Design FpCustomAddSub, start of the top module:
module FpCustomAddSub 
# (
	parameter	ManWidth	=	16,
	parameter	ExpWidth	=	6
)
(Rst_i,Clk_i,A_i,B_i,AddSub_i,Nd_i,Result_o,ResultValid_o);
Size: ~1000 cells after synthesis, about 74 I/O pins.
Settings: LEC_CHECK=0, ABC_AREA=1, CAP_MARGIN=20, CELL_PAD_IN_SITES_DETAIL_PLACEMENT=0, CELL_PAD_IN_SITES_GLOBAL_PLACEMENT=1, CORE_MARGIN=10, CORE_UTILIZATION=45, CTS_CLUSTER_DIAMETER=379, CTS_CLUSTER_SIZE=100, MAX_ROUTING_LAYER=met5, PLACE_DENSITY=0.78, SETUP_SLACK_MARGIN=-0.23, SLEW_MARGIN=0, TNS_END_PERCENT=15; clock period 2.65 ns.
run.sh (not shown) runs the stock make flow with config.mk's settings and CLKGATE_MAP_FILE=.
The first run produced a layout that fails on negative setup slack.
==> next run, changes <==
- ABC_AREA: 1 -> 0
- CORE_MARGIN: 10 -> 2
- CORE_UTILIZATION: 45 -> 57
- CTS_CLUSTER_DIAMETER: 379 -> 92
- CTS_CLUSTER_SIZE: 100 -> 84
- PLACE_DENSITY: 0.78 -> not set
- PLACE_DENSITY_LB_ADDON: not set -> 0.03
- SETUP_SLACK_MARGIN: -0.23 -> not set
- TNS_END_PERCENT: 15 -> 85
- clock period: 2.65 -> 3.1 ns (I/O delays scaled with it)
Effect: The changed run ran to the end with violations: negative setup slack. Via count went down by 5.6%. Total power goes down by 9.1%. Worst hold slack barely changes. Utilization rises by 19 points. Final cell count went down by 19%. Sequential cell count is unchanged. Critical path depth goes down by 2. Non-clock buffer count fell by 5. Combinational power is lower by about 4%. Die area goes down by 36%.
==> next run, changes <==
- ABC_AREA: 0 -> 1
- CELL_PAD_IN_SITES_GLOBAL_PLACEMENT: 1 -> 0
- CORE_UTILIZATION: 57 -> 72
- PLACE_DENSITY: not set -> 0.62
- PLACE_DENSITY_LB_ADDON: 0.03 -> not set
- SETUP_SLACK_MARGIN: not set -> 0.83
- SLEW_MARGIN: 0 -> 5
- clock period: 3.1 -> 2.86 ns (I/O delays scaled with it)
The changed run did not get past 4_1_cts; synthesized cell count went up by a quarter to a third; die size went down by about a fifth; synthesized area hardly moves.
==> next run, changes <==
- CAP_MARGIN: 20 -> 0
- CTS_CLUSTER_SIZE: 84 -> 32
- SETUP_SLACK_MARGIN: 0.83 -> not set
=> Now the flow finished with negative setup slack left; die size stays the same; synthesized cell count stays the same; area after synthesis does not change.
==> next run, changes <==
- ABC_AREA: 1 -> not set
- CAP_MARGIN: 0 -> 20
- CELL_PAD_IN_SITES_DETAIL_PLACEMENT: 0 -> not set
- CELL_PAD_IN_SITES_GLOBAL_PLACEMENT: 0 -> not set
- CORE_UTILIZATION: 72 -> 40
- CTS_CLUSTER_DIAMETER: 92 -> not set
- CTS_CLUSTER_SIZE: 32 -> not set
- MAX_ROUTING_LAYER: met5 -> not set
- PLACE_DENSITY: 0.62 -> not set
- SLEW_MARGIN: 5 -> 20
- TNS_END_PERCENT: 85 -> not set
- clock period: 2.86 -> 3.87 ns (I/O delays scaled with it)
This time the run went through all stages and came out clean. Die size increases by 77%. Via count came out lower by 35%. Area after synthesis hardly moves. Design area drops by about 3%. Wire length fell by 47%. Non-clock buffer count shrinks by 24. Clock skew is lower by 0.0046 ns. Setup slack is better by 1.4 ns. Worst hold slack degrades by 0.0083 ns. Critical path depth shrinks by 1.
==> next run, changes <==
- ABC_AREA: not set -> 1
- MAX_ROUTING_LAYER: not set -> met4
- clock period: 3.87 -> 4.5 ns (I/O delays scaled with it)
- routed wire length rises by 4.3%
- global-route usage rises by 1.0 points
- total power falls by 17%
- worst setup slack gets better by 0.86 ns
- cell area falls by 2.9%
- non-clock buffer count falls by 30
- synthesized cell count rises by 28%

========
Setup of lane 1:
Starting RTL as in the previous note.
make LEC_CHECK=0 ABC_AREA=0 CAP_MARGIN=20 CELL_PAD_IN_SITES_DETAIL_PLACEMENT=0 CELL_PAD_IN_SITES_GLOBAL_PLACEMENT=2 CORE_ASPECT_RATIO=0.87 CORE_MARGIN=5 CORE_UTILIZATION=21 CTS_CLUSTER_DIAMETER=282 CTS_CLUSTER_SIZE=24 GPL_TIMING_DRIVEN=0 MIN_ROUTING_LAYER=met1 PLACE_DENSITY_LB_ADDON=0.05 SETUP_SLACK_MARGIN=0.0 SLEW_MARGIN=5 finish   # period 2.51 ns
Status lane 1: flow complete, layout not clean - negative setup slack
Input changes introduced in lane 2 (baseline for comparison: lane 1):
- a deleted CELL_PAD_IN_SITES_GLOBAL_PLACEMENT that had been 2
- a deleted CTS_CLUSTER_SIZE that had been 24
- a deleted PLACE_DENSITY_LB_ADDON that had been 0.05
- a deleted GPL_TIMING_DRIVEN that had been 0
- a change of SLEW_MARGIN from 5 to 20
- a change of CORE_UTILIZATION from 21 to 65
- a deleted SETUP_SLACK_MARGIN that had been 0.0
- a deleted MIN_ROUTING_LAYER that had been met1
- a deleted CELL_PAD_IN_SITES_DETAIL_PLACEMENT that had been 0
- a deleted CTS_CLUSTER_DIAMETER that had been 282
- a deleted CORE_ASPECT_RATIO that had been 0.87
- a deleted ABC_AREA that had been 0
- a change of CORE_MARGIN from 5 to 2
- a change of the clock period (ns, I/O delays scaled along) from 2.51 to 2.19
- Looking at post-detailed-placement cell area, lane 2 sits 600 µm² above lane 1.
- Going from lane 1 to lane 2, area of the chip went down about 70%, detailed-placement wirelength estimate saw a decrease, unique cell type count in the Yosys netlist comparable, placed instance count fell 16%, row count now smaller.
- Lane 1 -> lane 2: multiplexer fraction of the synthesized cell area delta 0, exact match
- Seen in the log of lane 2: DPL-0033 during clock tree synthesis, after which the run never completed.
[inputs] lane 3 vs lane 2
- CORE_UTILIZATION: 65 -> 40
- the clock period (ns, I/O delays scaled along): 2.19 -> 4.5
==> results <==
- Lane 2 and lane 3: one clean run, lane 3; the rest did not finish clean.
- Delta (lane 3 minus lane 2): pre-CTS setup slack shows an increase of 1.70 ns; placeable core area shows an increase of 64%.
- Looking at initial cell density of the core, lane 3 sits below lane 2.
- | yosys synthesis chip area | lane 3 vs lane 2 | ≈ equal |
- In lane 3, the routability congestion estimate came out 5.5% below the value in lane 2.
#### Input delta (lane 4 over lane 3)
- swapping 40 for 69 in CORE_UTILIZATION
- putting SETUP_SLACK_MARGIN at -0.21 where nothing was set
- putting TNS_END_PERCENT at 15 where nothing was set
- swapping 20 for 10 in SLEW_MARGIN
- putting CTS_CLUSTER_DIAMETER at 332 where nothing was set
- putting CTS_CLUSTER_SIZE at 98 where nothing was set
- putting CORE_ASPECT_RATIO at 0.5 where nothing was set
- putting PLACE_DENSITY at 0.35 where nothing was set
### Flow results
Lane 4 vs. lane 3: fraction of the cycle the final worst path needs has increased; achievable clock frequency moved down; synthesis-to-layout area growth shows a reduction of 1.4 points; max-slew violation count roughly the same.
Slew at the pin closest to its max-slew limit was higher in the run labelled lane 4.
Against lane 3, lane 4 comes in 0.5 points lower on part of the total power dissipated in combinational logic.
Lane 4 ends up with higher clock group share of total power than lane 3 does.
Estimated wirelength of the detail-placed design: lane 3 vs lane 4, no meaningful difference
## Diff of input files: lane 5 against lane 4
- TNS_END_PERCENT removed (was 15)
- ABC_AREA newly set to 1
- GPL_TIMING_DRIVEN newly set to 0
- SETUP_SLACK_MARGIN removed (was -0.21)
- PLACE_DENSITY removed (was 0.35)
- CORE_UTILIZATION changed from 69 to 40
- CORE_MARGIN changed from 2 to 9
- SLEW_MARGIN changed from 10 to 20
- CTS_CLUSTER_SIZE removed (was 98)
- CORE_ASPECT_RATIO removed (was 0.5)
- CTS_CLUSTER_DIAMETER changed from 332 to 119
Results
- On lane 5: proportion of final cell area spent on non-clock buffers is 0.67 points higher than what lane 4 gave.
- Compared with lane 4, lane 5 shows a higher number of logic gates.
- met2 layer usage reported by global route in lane 5 is 20 points lower than in lane 4
- Of the two values seen for critical path startpoint, B_i[19] was produced by lane 5 and manBNorm[0]$_SDFF_PP0_ by lane 4.
- Summary — number of buffer and inverter stages on the critical path, lane 5 relative to lane 4: higher, by 3.
- After synthesis and placement, the instance count of lane 5 is above that of lane 4.
Power and IR drop assume default switching activity.
